Design fir_filter, start of the top module:
module fir_filter
#(
    parameter NUM_ELEMENTS = 7
)
(
    input clk,
    input rst,
    input [ 7 : 0 ] weight_data,
    input [ 2 : 0 ] weight_idx,
    input weight_valid,
    output weight_ready,
    input [ 7 : 0 ] input_data,
    input input_valid,
    output input_ready,
    output [ 15 : 0 ] output_data,
    input output_ready,
    output output_valid
);
make LEC_CHECK=0 CAP_MARGIN=30 CORE_MARGIN=2 CORE_UTILIZATION=72 CTS_CLUSTER_DIAMETER=31 HOLD_SLACK_MARGIN=-0.09 SLEW_MARGIN=20 TNS_END_PERCENT=40 finish   # period 7.58 ns
run.sh (not shown) runs the stock make flow with config.mk's settings and CLKGATE_MAP_FILE=.
The baseline produced a layout that fails on negative setup slack.
Edit:
CAP_MARGIN = 20   (was 30)
CORE_UTILIZATION = 64   (was 72)
CTS_CLUSTER_DIAMETER = not set   (was 31)
HOLD_SLACK_MARGIN = not set   (was -0.09)
TNS_END_PERCENT = 5   (was 40)
clock period = 9.99 ns   (was 7.58 ns; I/O delays follow)
Now the flow completed with no timing, DRC or antenna violations; synthesized cell count is unchanged; count of clock-buffer cells in the layout went up by 1; clock skew went up by 0.0080 ns; total power went down by 30%; sequential power went down by 23%; final area went down by 5.8%; utilization went down by 14 points; non-clock buffer count went down by 147.
Edit:
CORE_UTILIZATION = 40   (was 64)
HOLD_SLACK_MARGIN = 0.03   (was not set)
SETUP_SLACK_MARGIN = 3.51   (was not set)
TNS_END_PERCENT = not set   (was 5)
clock period = 13.0 ns   (was 9.99 ns; I/O delays follow)
Effect: The changed run passed the timing, design-rule and antenna checks. Via count decreases by 1.4%. Wire length falls by 1.2%. Synthesized area stays the same.
Edit:
CORE_ASPECT_RATIO = 0.5   (was not set)
CORE_UTILIZATION = 65   (was 40)
CTS_CLUSTER_DIAMETER = 393   (was not set)
CTS_CLUSTER_SIZE = 99   (was not set)
HOLD_SLACK_MARGIN = not set   (was 0.03)
SETUP_SLACK_MARGIN = not set   (was 3.51)
TNS_END_PERCENT = 5   (was not set)
Effect:
- global-route usage went up by 13 points
- wire length goes up slightly
- area after synthesis stays the same
- design area goes down by a few percent
- combinational power goes down by roughly a tenth
- clock-buffer cell count is lower by 2
- critical path depth is higher by 1
Edit:
CORE_ASPECT_RATIO = not set   (was 0.5)
CORE_UTILIZATION = 40   (was 65)
CTS_CLUSTER_DIAMETER = 282   (was 393)
CTS_CLUSTER_SIZE = 98   (was 99)
PLACE_DENSITY = 0.41   (was not set)
TNS_END_PERCENT = not set   (was 5)
=> Die size climbs by 60%. Cell count rose by 9.9%. Sequential power is about the same. First-iteration DRC count goes down by 26%. Worst setup slack loses 0.38 ns. Hold slack gets worse by 0.0032 ns. Synthesized area stays the same. Power rises by 0.68%.
Edit:
ABC_AREA = 1   (was not set)
CORE_ASPECT_RATIO = 0.76   (was not set)
CTS_CLUSTER_DIAMETER = 393   (was 282)
CTS_CLUSTER_SIZE = 26   (was 98)
PLACE_DENSITY = not set   (was 0.41)
TNS_END_PERCENT = 5   (was not set)
The changed run finished clean.
Synthesized cell count climbs by 29%.
Count of clock-buffer cells in the layout rose by 1.
Worst hold slack hardly moves.
Wire length goes down by 9.7%.
Final area rises by 3.8%.
Cell count goes up by 20%.
Global-route usage came out lower by 3.4 points.
Non-clock buffer count shrinks by 1.


The RTL this note starts from:
==> flow/design.v <==
`timescale 1ns / 1ps
module fir_filter
#(
    parameter NUM_ELEMENTS = 7
)
(
    input clk,
    input rst,
    input [ 7 : 0 ] weight_data,
    input [ 2 : 0 ] weight_idx,
    input weight_valid,
    output weight_ready,
    input [ 7 : 0 ] input_data,
    input input_valid,
    output input_ready,
    output [ 15 : 0 ] output_data,
    input output_ready,
    output output_valid
);
    assign weight_ready = 1;
    assign input_ready = 1;
    assign output_valid = 1;
    reg [7:0] weights [NUM_ELEMENTS-1:0];
    reg [7:0] values [NUM_ELEMENTS-1:0];
    integer i;
    always@(posedge clk)begin
        if (rst)begin
            for (i = 0; i< NUM_ELEMENTS; i = i+1)
                weights[i] = 0;
        end else if (weight_valid)
            weights[weight_idx] = weight_data;
        for (i = NUM_ELEMENTS-1; i> 0; i=i-1)begin
            values[i] <= rst?0:values[i-1];
        end
        values[0] <= rst?0:input_data;
    end
    wire [15:0] intermediate_sums [NUM_ELEMENTS-1:0];
    assign output_data = intermediate_sums[NUM_ELEMENTS-1];  
    generate
        genvar j;
        for (j = 0; j<NUM_ELEMENTS; j=j+1)begin:summation
            assign intermediate_sums[j] = (j?intermediate_sums[j-1]:0) + values[j]*weights[j];
        end
    endgenerate
endmodule
export LEC_CHECK = 0
export CAP_MARGIN = 10
export CORE_MARGIN = 2
export CORE_UTILIZATION = 72
export CTS_CLUSTER_DIAMETER = 42
export CTS_CLUSTER_SIZE = 81
export HOLD_SLACK_MARGIN = -0.09
export MAX_ROUTING_LAYER = met4
export PLACE_DENSITY = 0.35
export SETUP_SLACK_MARGIN = 2.24
export SLEW_MARGIN = 20
export TNS_END_PERCENT = 5
create_clock -name core_clock -period 8.32 [get_ports {clk}]
The starting point produced a layout that fails on setup timing.
==> next run, changes <==
- CAP_MARGIN: 10 -> 20
- CORE_UTILIZATION: 72 -> 40
- CTS_CLUSTER_DIAMETER: 42 -> not set
- CTS_CLUSTER_SIZE: 81 -> not set
- HOLD_SLACK_MARGIN: -0.09 -> not set
- MAX_ROUTING_LAYER: met4 -> not set
- PLACE_DENSITY: 0.35 -> not set
- SETUP_SLACK_MARGIN: 2.24 -> not set
- TNS_END_PERCENT: 5 -> not set
- clock period: 8.32 -> 11.4 ns (I/O delays scaled with it)
Now the flow ran to the end with no violations.
Via count came out lower by 8.5%.
Worst hold slack gets better by 73 ps.
Sequential share of layout area came out higher by 0.80 points.
Routed wire length came out lower by 5.1%.
Global-route usage came out lower by 19 points.
Die area came out higher by 78%.
Power came out lower by 36%.
==> next run, changes <==
- CORE_UTILIZATION: 40 -> 66
- CTS_CLUSTER_DIAMETER: not set -> 258
- CTS_CLUSTER_SIZE: not set -> 98
- clock period: 11.4 -> 13.0 ns (I/O delays scaled with it)
What happened:
- The new run went through all stages and came out clean
- power drops by roughly a tenth
- worst setup slack gets better by 1400 ps
- utilization went up by 28 points
- synthesized area stays the same
==> next run, changes <==
- CORE_ASPECT_RATIO: not set -> 1.06
- CORE_UTILIZATION: 66 -> 57
- CTS_CLUSTER_DIAMETER: 258 -> 393
- CTS_CLUSTER_SIZE: 98 -> 100
- SETUP_SLACK_MARGIN: not set -> 2.3
- TNS_END_PERCENT: not set -> 5
Worst setup slack improves by 340 ps. Clock skew stays flat. Design area is higher by 0.80%. Count of clock-buffer cells in the layout climbs by 2. Combinational power hardly moves. Cell count went up by 2.1%. Non-clock buffer count is higher by 7.
==> next run, changes <==
- CORE_ASPECT_RATIO: 1.06 -> 0.56
- CORE_UTILIZATION: 57 -> 22
- CTS_CLUSTER_DIAMETER: 393 -> not set
- CTS_CLUSTER_SIZE: 100 -> not set
- GPL_TIMING_DRIVEN: not set -> 0
- MIN_ROUTING_LAYER: not set -> met2
- PLACE_DENSITY_LB_ADDON: not set -> 0.05
- SETUP_SLACK_MARGIN: 2.3 -> 3.51
- TNS_END_PERCENT: 5 -> not set
Effect:
- via count rose by 43%
- global-route usage came out lower by 5.4 points
- register-to-register slack loses 230 ps
- setup slack gets better by 280 ps
==> next run, changes <==
- ABC_AREA: not set -> 1
- CORE_ASPECT_RATIO: 0.56 -> 1.06
- CORE_UTILIZATION: 22 -> 40
- CTS_CLUSTER_DIAMETER: not set -> 393
- CTS_CLUSTER_SIZE: not set -> 100
- GPL_TIMING_DRIVEN: 0 -> not set
- MIN_ROUTING_LAYER: met2 -> not set
- PLACE_DENSITY_LB_ADDON: 0.05 -> not set
- SETUP_SLACK_MARGIN: 3.51 -> 3.89
- TNS_END_PERCENT: not set -> 5
The new run passed the timing, design-rule and antenna checks.
Total power is lower by 10%.
Wire length came out lower by 29%.
Final area shrinks by 2.7%.
Worst setup slack gets better by 710 ps.
Synthesized cell count came out higher by 29%.
Sequential power grows by about 1%.
Sequential share of layout area increases by 0.25 points.
Clock-buffer cell count rose by 1.
Area after synthesis grows by 6.0%.
Final cell count falls by 3.5%.


run A:
RTL: the design.v shown in full above, as it stands there.
Settings: LEC_CHECK=0, ABC_AREA=1, CAP_MARGIN=20, CORE_MARGIN=2, CORE_UTILIZATION=72, CTS_CLUSTER_DIAMETER=29, CTS_CLUSTER_SIZE=34, PLACE_DENSITY=0.35, SETUP_SLACK_MARGIN=0.94, SLEW_MARGIN=20; clock period 7.74 ns.
Run A had finished all stages when the layout checks came back failing, citing setup timing.
Modified inputs, run B compared to run A
# run A
export LEC_CHECK = 0
export ABC_AREA = 1
export CAP_MARGIN = 20
export CORE_MARGIN = 2
export CORE_UTILIZATION = 72
export CTS_CLUSTER_DIAMETER = 29
export CTS_CLUSTER_SIZE = 34
export PLACE_DENSITY = 0.35
export SETUP_SLACK_MARGIN = 0.94
export SLEW_MARGIN = 20
create_clock -name core_clock -period 7.74 [get_ports {clk}]
# run B
export LEC_CHECK = 0
export ABC_AREA = 1
export CAP_MARGIN = 20
export CORE_MARGIN = 2
export CORE_UTILIZATION = 72
export CTS_CLUSTER_DIAMETER = 400
export CTS_CLUSTER_SIZE = 100
export SLEW_MARGIN = 20
create_clock -name core_clock -period 7.34 [get_ports {clk}]
Results
Run B -> stages 100% | layout checks FAIL | setup timing. Diff run A..run B | clock net sink count | unchanged. Lower setup slack was reported by run B, not run A. In the reports for run A and run B, the smaller average wire per standard cell belongs to run B.
[inputs] run C vs run B
# run B
export LEC_CHECK = 0
export ABC_AREA = 1
export CAP_MARGIN = 20
export CORE_MARGIN = 2
export CORE_UTILIZATION = 72
export CTS_CLUSTER_DIAMETER = 400
export CTS_CLUSTER_SIZE = 100
export SLEW_MARGIN = 20
create_clock -name core_clock -period 7.34 [get_ports {clk}]
# run C
export LEC_CHECK = 0
export CAP_MARGIN = 20
export CORE_ASPECT_RATIO = 0.5
export CORE_MARGIN = 2
export CORE_UTILIZATION = 40
export CTS_CLUSTER_DIAMETER = 274
export CTS_CLUSTER_SIZE = 100
export SLEW_MARGIN = 20
create_clock -name core_clock -period 13.0 [get_ports {clk}]
==> results <==
Run C vs run B, global-route usage went down by 18 points. Delta (run C minus run B): core utilization saw a decrease; sum of met2 wire segment lengths after detailed routing dropped about 20%; share of the cycle needed by the critical path after routing down 32 points; clock-buffer cell count shows a reduction of 1; worst slack on hold paths went up 0.071 ns. Of run B and run C, just one finished clean: run C. Run B: complete, dirty (setup timing).
Setup changes, run C to run D
# run C
export LEC_CHECK = 0
export CAP_MARGIN = 20
export CORE_ASPECT_RATIO = 0.5
export CORE_MARGIN = 2
export CORE_UTILIZATION = 40
export CTS_CLUSTER_DIAMETER = 274
export CTS_CLUSTER_SIZE = 100
export SLEW_MARGIN = 20
create_clock -name core_clock -period 13.0 [get_ports {clk}]
# run D
export LEC_CHECK = 0
export ABC_AREA = 1
export CAP_MARGIN = 20
export CORE_ASPECT_RATIO = 0.78
export CORE_MARGIN = 2
export CORE_UTILIZATION = 40
export CTS_CLUSTER_DIAMETER = 274
export CTS_CLUSTER_SIZE = 26
export SLEW_MARGIN = 20
create_clock -name core_clock -period 13.0 [get_ports {clk}]
[summary]
Compared with run C, in run D final cell count up 19%; total number of nets in the final design higher; final area went up 770 µm²; number of global-route vias before repair rose by about 18%; worst-case headroom to the max-slew limit climbed 2.7 points. For sum of internal, switching and leakage power, dividing the value from run C by the value from run D gives 0.924. In the metrics for run C and run D, the one carrying the higher power consumed by the clock network is run D.
Setup changes, run D to run E
# run D
export LEC_CHECK = 0
export ABC_AREA = 1
export CAP_MARGIN = 20
export CORE_ASPECT_RATIO = 0.78
export CORE_MARGIN = 2
export CORE_UTILIZATION = 40
export CTS_CLUSTER_DIAMETER = 274
export CTS_CLUSTER_SIZE = 26
export SLEW_MARGIN = 20
create_clock -name core_clock -period 13.0 [get_ports {clk}]
# run E
export LEC_CHECK = 0
export CAP_MARGIN = 20
export CORE_ASPECT_RATIO = 1.06
export CORE_MARGIN = 2
export CORE_UTILIZATION = 40
export CTS_CLUSTER_DIAMETER = 393
export CTS_CLUSTER_SIZE = 20
export SLEW_MARGIN = 20
export TNS_END_PERCENT = 5
create_clock -name core_clock -period 13.0 [get_ports {clk}]
When run E is measured against run D, its layout overhead on the synthesized area turns out 2.1 points higher. Run D consumes more power than run E. Compared with run D, in run E all-layer global routing usage essentially unchanged; top fanout value on the critical path level; sequential share of cell area up 0.52 points.
Power and IR drop assume default switching activity.
